==> inputs of 12-17 <==
==> flow/design.v <==
`timescale 1ns / 1ps
module mat_mul #
	(
        parameter integer DIM_LOG = 2,     
        parameter integer DIM = 2**DIM_LOG,
        parameter integer SIZE = DIM*DIM,
        parameter integer SIZE_LOG = 2*DIM_LOG,
        parameter integer DATA_WIDTH = 32
    )
    (
		input wire  s00_axi_aclk,
		input wire  s00_axi_aresetn,
		output wire  s00_axis_tready,
		input wire [DATA_WIDTH-1 : 0] s00_axis_tdata,
		input wire  s00_axis_tlast,
        input wire  s00_axis_tvalid,
		output wire  m00_axis_tvalid,
        output wire [DATA_WIDTH-1 : 0] m00_axis_tdata,
        output wire [(DATA_WIDTH/8)-1 : 0] m00_axis_tstrb,
        output wire  m00_axis_tlast,
        input wire  m00_axis_tready,
        input wire sel,
        input wire start
    );
	reg busy;               
	reg item_done;          
	reg matrix_done;        
	reg start_transfer;     
	reg transfer;           
	reg last_transfer;      
	reg mac_enable;         
    reg [DATA_WIDTH-1 : 0] mem_A [0 : SIZE-1];  
    reg [DATA_WIDTH-1 : 0] mem_B [0 : SIZE-1];  
    reg [DATA_WIDTH-1 : 0] mem_R [0 : SIZE-1];  
    reg [DATA_WIDTH-1 : 0] mat_A;    
    reg [DATA_WIDTH-1 : 0] mat_B;    
    reg [DATA_WIDTH-1 : 0] mat_R;    
    reg [SIZE_LOG-1 : 0] addr_stream_in;     
    reg [SIZE_LOG-1 : 0] addr_stream_out;    
    wire [SIZE_LOG-1 : 0] addr_A;    
    wire [SIZE_LOG-1 : 0] addr_B;    
    reg [SIZE_LOG-1 : 0] addr_R;     
    reg [DIM_LOG-1 : 0] row_cnt;     
    reg [DIM_LOG-1 : 0] col_cnt;     
    reg [DIM_LOG-1 : 0] tmp_cnt;     
    wire [DATA_WIDTH-1 : 0] mad;     
    reg [DATA_WIDTH-1 : 0] mac;      
    assign s00_axis_tready = !busy && !transfer && !start_transfer;  
    always @ (posedge s00_axi_aclk) begin
        if (!s00_axi_aresetn || s00_axis_tlast)
            addr_stream_in <= 0;
        else if (s00_axis_tready && s00_axis_tvalid)  
            addr_stream_in <= addr_stream_in + 1 ;  
    end
    always @ (posedge s00_axi_aclk) begin 
        if (!busy && !transfer && !start_transfer && s00_axis_tready && s00_axis_tvalid && !sel)  
            mem_A [addr_stream_in] <= s00_axis_tdata;
        if (busy)  
            mat_A <= mem_A [addr_A];
    end
    always @ (posedge s00_axi_aclk) begin
        if (!busy && !transfer && !start_transfer && s00_axis_tready && s00_axis_tvalid && sel)  
            mem_B [addr_stream_in] <= s00_axis_tdata;
        if (busy)  
            mat_B <= mem_B [addr_B];
    end
    assign m00_axis_tstrb = 4'hf;    
    assign m00_axis_tdata = mat_R;        
    assign m00_axis_tlast = last_transfer;        
    assign m00_axis_tvalid = transfer;       
    wire load_R = start_transfer || (transfer && m00_axis_tready && !last_transfer);
    always @ (posedge s00_axi_aclk) begin
        if (!s00_axi_aresetn || busy )  
            addr_stream_out <= 0;
        else if (load_R)  
            addr_stream_out <= addr_stream_out + 1 ;  
    end
    always @ (posedge s00_axi_aclk) begin
        if (!s00_axi_aresetn)
            start_transfer <= 0;
        else
            start_transfer <= matrix_done ;  
    end
    always @ (posedge s00_axi_aclk) begin
        if (!s00_axi_aresetn || (last_transfer && m00_axis_tready) )  
            transfer <= 0;
        else if (start_transfer)  
            transfer <= 1;
    end
    always @ (posedge s00_axi_aclk) begin
        if (!s00_axi_aresetn)
            last_transfer <= 0;
        else if (load_R)
            last_transfer <= (addr_stream_out == SIZE - 1) ;
        else if (transfer && m00_axis_tready)
            last_transfer <= 0;  
    end
    always @ (posedge s00_axi_aclk) begin
        if (item_done)  
            mem_R [addr_R] <= mad;  
        if (load_R)  
            mat_R <= mem_R [addr_stream_out];
    end
    always @ (posedge s00_axi_aclk) begin
        if (!s00_axi_aresetn || matrix_done )  
            busy <= 0;
        else if (start)  
            busy <= 1'b1;
    end
    always @ (posedge s00_axi_aclk) begin
        if (!s00_axi_aresetn)
            item_done <= 0;
        else
            item_done <= (tmp_cnt == DIM - 1) ;  
    end
    always @ (posedge s00_axi_aclk) begin
        if (!s00_axi_aresetn)
            matrix_done <= 0;
        else
            matrix_done <= (col_cnt == DIM-1) && (row_cnt == DIM-1) && (tmp_cnt == DIM-1) ;  
    end
    always @ (posedge s00_axi_aclk) begin
        if (!s00_axi_aresetn || (tmp_cnt == DIM ) || start )  
            tmp_cnt <= 0;
        else if (busy)  
            tmp_cnt <= tmp_cnt + 1;
    end
    always @ (posedge s00_axi_aclk) begin
        if (!s00_axi_aresetn || col_cnt==DIM && tmp_cnt==DIM || start )  
            col_cnt <= 0;
        else if (tmp_cnt==DIM -1 && col_cnt<DIM)  
            col_cnt <= col_cnt + 1;
    end
    always @ (posedge s00_axi_aclk) begin
        if (!s00_axi_aresetn || row_cnt==DIM && col_cnt==DIM && tmp_cnt==DIM || start )  
            row_cnt <= 0;
        else if (tmp_cnt==DIM -1 && col_cnt==DIM-1 && row_cnt<DIM)  
            row_cnt <= row_cnt + 1;
    end
    assign addr_A = row_cnt * DIM + tmp_cnt ;  
    assign addr_B = tmp_cnt * DIM + col_cnt ;  
    always @ (posedge s00_axi_aclk) begin
        if (!s00_axi_aresetn || start)
            addr_R <= 0;
        else if (item_done)  
            addr_R <= addr_R + 1;  
    end
    assign mad = mat_A * mat_B + mac;
    always @ (posedge s00_axi_aclk) begin
       if (!s00_axi_aresetn || item_done || start )  
           mac <= 0;
       else if (mac_enable)
           mac <= mad ;  
    end
    always @ (posedge s00_axi_aclk) begin
       if (!s00_axi_aresetn)
           mac_enable <= 0;
       else
           mac_enable <= busy ;  
    end
endmodule
==> flow/run.sh <==
#!/bin/bash
# the make line also repeats each setting of config.mk as NAME=value (left out here)
make -C /OpenROAD-flow-scripts/flow DESIGN_CONFIG=/design/flow/config.mk WORK_HOME=/design/flow/orfs CLKGATE_MAP_FILE= finish
==> flow/config.mk <==
export PLATFORM = sky130hd
export DESIGN_NAME = mat_mul
export DESIGN_NICKNAME = mat_mul
export VERILOG_FILES = /design/flow/design.v
export SDC_FILE = /design/flow/constraint.sdc
export NUM_CORES = 4
export LEC_CHECK = 0
export CAP_MARGIN = 20
export CORE_MARGIN = 2
export CORE_UTILIZATION = 71
export CTS_CLUSTER_DIAMETER = 381
export CTS_CLUSTER_SIZE = 25
export PLACE_DENSITY = 0.95
export SETUP_SLACK_MARGIN = 1.23
export SLEW_MARGIN = 20
export TNS_END_PERCENT = 5
==> flow/constraint.sdc <==
create_clock -name core_clock -period 9.0 [get_ports {s00_axi_aclk}]
set_input_delay 1.8000 -clock core_clock [delete_from_list [all_inputs] [get_ports {s00_axi_aclk}]]
set_output_delay 1.8000 -clock core_clock [all_outputs]
set_load 0.01 [all_outputs]
==> inputs of 07-05, as changes to 12-17 <==
- CORE_UTILIZATION: 71 -> 72
- CTS_CLUSTER_DIAMETER: 381 -> unset
- PLACE_DENSITY: 0.95 -> unset
- PLACE_DENSITY_LB_ADDON: unset -> 0.02
- SETUP_SLACK_MARGIN: 1.23 -> 2.77
- TNS_END_PERCENT: 5 -> unset
==> flow/constraint.sdc (replaced) <==
create_clock -name core_clock -period 9.58 [get_ports {s00_axi_aclk}]
set_input_delay 1.9160 -clock core_clock [delete_from_list [all_inputs] [get_ports {s00_axi_aclk}]]
set_output_delay 1.9160 -clock core_clock [all_outputs]
set_load 0.01 [all_outputs]
==> inputs of 03-27, as changes to 12-17 <==
- CORE_UTILIZATION: 71 -> 40
- CTS_CLUSTER_DIAMETER: 381 -> unset
- CTS_CLUSTER_SIZE: 25 -> unset
- PLACE_DENSITY: 0.95 -> 0.6
- SETUP_SLACK_MARGIN: 1.23 -> 2.55
- TNS_END_PERCENT: 5 -> unset
==> flow/constraint.sdc (replaced) <==
create_clock -name core_clock -period 8.65 [get_ports {s00_axi_aclk}]
set_input_delay 1.7300 -clock core_clock [delete_from_list [all_inputs] [get_ports {s00_axi_aclk}]]
set_output_delay 1.7300 -clock core_clock [all_outputs]
set_load 0.01 [all_outputs]
==> inputs of 08-23, as changes to 12-17 <==
- CORE_UTILIZATION: 71 -> 69
- CTS_CLUSTER_DIAMETER: 381 -> unset
- CTS_CLUSTER_SIZE: 25 -> unset
- PLACE_DENSITY: 0.95 -> 0.6
- SETUP_SLACK_MARGIN: 1.23 -> unset
- TNS_END_PERCENT: 5 -> unset
==> flow/constraint.sdc (replaced) <==
create_clock -name core_clock -period 5.38 [get_ports {s00_axi_aclk}]
set_input_delay 1.0760 -clock core_clock [delete_from_list [all_inputs] [get_ports {s00_axi_aclk}]]
set_output_delay 1.0760 -clock core_clock [all_outputs]
set_load 0.01 [all_outputs]
==> results.toml <==
# implementation run metrics
[floorplan]
fp_util_pct = 40.3
design.core.area_um2 = 198000

[place]
dp_hpwl_mm = 115
dpl_cell_area_um2 = 84300
place_congestion = 0.827
post-place-ws_ns = 0.761

[clock_network]
htreeDepth = 4
cts_resized = 128
numCtsBuffers = 171

[outcome]
status = "complete, no violations"
The numbers above come from 03-27.

==> results.toml <==
# implementation run metrics
[place]
dpl_cell_area_um2 = 82700
place_congestion = 0.884
dp_hpwl_mm = 115

[clock_network]
htreeDepth = 4
cts_resized = 106

[floorplan]
fp_util_pct = 72.3

[outcome]
status = "complete, no violations"
The numbers above come from 07-05.

==> results.toml <==
# physical design summary
[place]
dp_hpwl_mm = 142
place_congestion = 0.927
dpl_cell_area_um2 = 82500
post-place-ws_ns = 0.183

[outcome]
status = "did not finish"
stop_stage = "5_1_grt"

[clock_network]
numCtsBuffers = 77
htreeDepth = 3
cts_resized = 13

[floorplan]
fp_util_pct = 71.8
design.core.area_um2 = 111000
The numbers above come from 12-17.

==> results.toml <==
# implementation run metrics
[place]
dp_hpwl_mm = 120
post-place-ws_ns = -1.86
place_congestion = 0.886

[final_timing]
fin_ws_ns = -1.58
setup_viol = 408

[floorplan]
design.core.area_um2 = 114000

[outcome]
check.faults = "setup timing"
status = "complete, but fails checks"

[clock_network]
numCtsBuffers = 162
The numbers above come from 08-23.


* * *

==> 11-05: inputs <==
// mat_mul: RTL as listed in full above, without the edits since
Settings: LEC_CHECK=0, ABC_AREA=1, CAP_MARGIN=20, CORE_ASPECT_RATIO=1.46, CORE_MARGIN=2, CORE_UTILIZATION=72, CTS_CLUSTER_DIAMETER=47, CTS_CLUSTER_SIZE=10, PLACE_DENSITY=0.6, SLEW_MARGIN=20; clock period 4.8 ns.
run.sh (not shown) runs the stock make flow with config.mk's settings and CLKGATE_MAP_FILE=.
==> 02-21: changes against 11-05 <==
Settings changed: ABC_AREA 1 to 0, CORE_ASPECT_RATIO 1.46 to default, CTS_CLUSTER_DIAMETER 47 to 223, CTS_CLUSTER_SIZE 10 to default, SETUP_SLACK_MARGIN from default to 1.04.
==> flow/constraint.sdc (replaced) <==
create_clock -name core_clock -period 5.68 [get_ports {s00_axi_aclk}]
set_input_delay 1.1360 -clock core_clock [delete_from_list [all_inputs] [get_ports {s00_axi_aclk}]]
set_output_delay 1.1360 -clock core_clock [all_outputs]
set_load 0.01 [all_outputs]
==> results <==
02-21 completed, yet does not pass: setup timing. 11-05 reached the layout checks and failed them: setup timing. Against 11-05, the via count of 02-21 is lower by about 16%. Of 11-05 and 02-21, 02-21 has the higher register-to-register slack (gap 0.70 ns). In sequential cell count, 11-05 and 02-21 do not differ. In 02-21 the synthesized area is smaller than in 11-05, by about 5%. In 02-21 the non-clock buffer count is lower than in 11-05, by 34. Core utilization: 11-05 is lower than 02-21 (0.58 points). Of 11-05 and 02-21, 11-05 has the higher clock skew (gap 0.020 ns). Against 11-05, the first-iteration DRC count of 02-21 is higher by about 30%.
==> figures <==
Result of the run: 02-21 failed layout checks; 11-05 failed layout checks
Reasons for failing layout checks: 02-21 setup timing; 11-05 setup timing
Cell count after synthesis: 02-21 4418; 11-05 6873
Worst setup path endpoint: 02-21 mem_R[13][31]$_DFFE_PP_; 11-05 mem_R[7][27]$_DFFE_PP_
Height of the chip: 02-21 337 µm; 11-05 416 µm
Floorplan utilization: 02-21 72.3%; 11-05 72.4%
Number of cell rows: 02-21 122; 11-05 151
Critical path buffer and inverter count: 02-21 6; 11-05 13
Final cell utilization of the core: 02-21 82.9%; 11-05 82.3%
Mux cell area share: 02-21 14.0%; 11-05 3.91%
Multi-input combinational cell count: 02-21 2004; 11-05 3605
Number of global-route vias before repair: 02-21 46400; 11-05 55700
Die Outline Area: 02-21 113000 µm²; 11-05 119000 µm²
Number of signal-net inverters in the final layout: 02-21 509; 11-05 1180
Sequential share of the synthesized area: 02-21 63.0%; 11-05 59.9%
Post-CTS Setup Repair Bufs: 02-21 8; 11-05 20
Logic share of the area: 02-21 30.6%; 11-05 30.0%
Clock transition at the register clock pins on the worst setup and hold paths after CTS: 02-21 0.07 ns; 11-05 0.06 ns

* * *

==> run X: inputs <==
// mat_mul: RTL as listed in full above, without the edits since
make LEC_CHECK=0 CAP_MARGIN=20 CORE_MARGIN=2 CORE_UTILIZATION=67 CTS_CLUSTER_SIZE=35 HOLD_SLACK_MARGIN=0.27 PLACE_DENSITY=0.6 SLEW_MARGIN=20 finish   # period 7.48 ns
==> run C: changes against run X <==
Settings changed: CORE_UTILIZATION 67 to 40, CTS_CLUSTER_SIZE 35 to not set, HOLD_SLACK_MARGIN 0.27 to not set.
==> flow/constraint.sdc (replaced) <==
create_clock -name core_clock -period 8.65 [get_ports {s00_axi_aclk}]
set_input_delay 1.7300 -clock core_clock [delete_from_list [all_inputs] [get_ports {s00_axi_aclk}]]
set_output_delay 1.7300 -clock core_clock [all_outputs]
set_load 0.01 [all_outputs]
==> flow_summary.rst <==
Synthesis and place-and-route
=============================

.. list-table::
   :header-rows: 1

   * - Metric
     - Value
   * - Result of the run
     - no timing/DRC/antenna violations
   * - Total instance count after detailed placement
     - 6007
   * - Pin count of the biggest net entering global routing
     - 116
   * - Count of filler cells inserted in the layout
     - 6811
   * - Comb area share
     - 30.5%
   * - CP max-delay cell
     - sky130_fd_sc_hd__fa_1
   * - Die Size
     - 122000 um2
   * - Global-route track usage on met1
     - 45.3%
   * - Delay of the slowest cell on the worst path
     - 0.59 ns
   * - Global-route track usage on met3
     - 5.79%
   * - Total wirelength of the detailed-routed design
     - 193000 um
Source of the figures above: run X

==> flow_summary.rst <==
Synthesis and place-and-route
=============================

.. list-table::
   :header-rows: 1

   * - Metric
     - Value
   * - Result of the run
     - no timing/DRC/antenna violations
   * - Pin count of the biggest net entering global routing
     - 108
   * - Global-route track usage on met1
     - 26.2%
   * - Count of filler cells inserted in the layout
     - 16862
   * - Delay of the slowest cell on the worst path
     - 0.68 ns
   * - Total instance count after detailed placement
     - 7051
   * - Die Size
     - 203000 um2
   * - Global-route track usage on met3
     - 2.96%
   * - CP max-delay cell
     - sky130_fd_sc_hd__edfxtp_1
Source of the figures above: run C


* * *

==> run a: inputs <==
RTL: the design.v shown in full above, as it stands there.
clock: 10.0 ns
lec_check: 0
cap_margin: 20
cell_pad_in_sites_detail_placement: 2
cell_pad_in_sites_global_placement: 3
core_aspect_ratio: 1.44
core_margin: 2
core_utilization: 62
cts_cluster_size: 98
gpl_routability_driven: 1
gpl_timing_driven: 1
max_routing_layer: met4
min_routing_layer: met1
place_density: 0.6
setup_slack_margin: 2.42
slew_margin: 25
tns_end_percent: 15
==> run b (differences from run a) <==
ABC_AREA = 0   (was default)
CELL_PAD_IN_SITES_DETAIL_PLACEMENT = default   (was 2)
CELL_PAD_IN_SITES_GLOBAL_PLACEMENT = default   (was 3)
CORE_ASPECT_RATIO = default   (was 1.44)
CORE_UTILIZATION = 66   (was 62)
CTS_CLUSTER_SIZE = default   (was 98)
GPL_TIMING_DRIVEN = default   (was 1)
HOLD_SLACK_MARGIN = 0.05   (was default)
MAX_ROUTING_LAYER = default   (was met4)
MIN_ROUTING_LAYER = default   (was met1)
PLACE_DENSITY = default   (was 0.6)
PLACE_DENSITY_LB_ADDON = 0.03   (was default)
SETUP_SLACK_MARGIN = 0.07   (was 2.42)
SLEW_MARGIN = 20   (was 25)
TNS_END_PERCENT = default   (was 15)
==> flow/constraint.sdc (replaced) <==
create_clock -name core_clock -period 6.58 [get_ports {s00_axi_aclk}]
set_input_delay 1.3160 -clock core_clock [delete_from_list [all_inputs] [get_ports {s00_axi_aclk}]]
set_output_delay 1.3160 -clock core_clock [all_outputs]
set_load 0.01 [all_outputs]
==> run c (differences from run a) <==
ABC_AREA = 1   (was default)
CELL_PAD_IN_SITES_DETAIL_PLACEMENT = default   (was 2)
CELL_PAD_IN_SITES_GLOBAL_PLACEMENT = default   (was 3)
CORE_ASPECT_RATIO = default   (was 1.44)
CORE_UTILIZATION = 72   (was 62)
CTS_CLUSTER_DIAMETER = 66   (was default)
CTS_CLUSTER_SIZE = default   (was 98)
GPL_ROUTABILITY_DRIVEN = default   (was 1)
GPL_TIMING_DRIVEN = default   (was 1)
MAX_ROUTING_LAYER = default   (was met4)
MIN_ROUTING_LAYER = default   (was met1)
SETUP_SLACK_MARGIN = default   (was 2.42)
SLEW_MARGIN = 20   (was 25)
TNS_END_PERCENT = default   (was 15)
==> flow/constraint.sdc (replaced) <==
create_clock -name core_clock -period 5.51 [get_ports {s00_axi_aclk}]
set_input_delay 1.1020 -clock core_clock [delete_from_list [all_inputs] [get_ports {s00_axi_aclk}]]
set_output_delay 1.1020 -clock core_clock [all_outputs]
set_load 0.01 [all_outputs]
==> results <==
In flip-flop count, run c and run b do not differ. Global-route usage: run b is lower than run c (3.3 points). Between run c and run b, the lower non-clock buffer count is in run b (gap 45). Of run b and run c, run c has the higher design area (gap 4.1%, measured against run c). Sequential share of layout area: run c is lower than run b (2.3 points). Die area: run a is larger than run b (about 6.4%). Run a failed in detailed placement with DPL-0033. Run b completed, yet does not pass: setup timing. Run c finished with setup timing left. Between run b and run c, the lower worst hold slack is in run b (gap 0.038 ns).
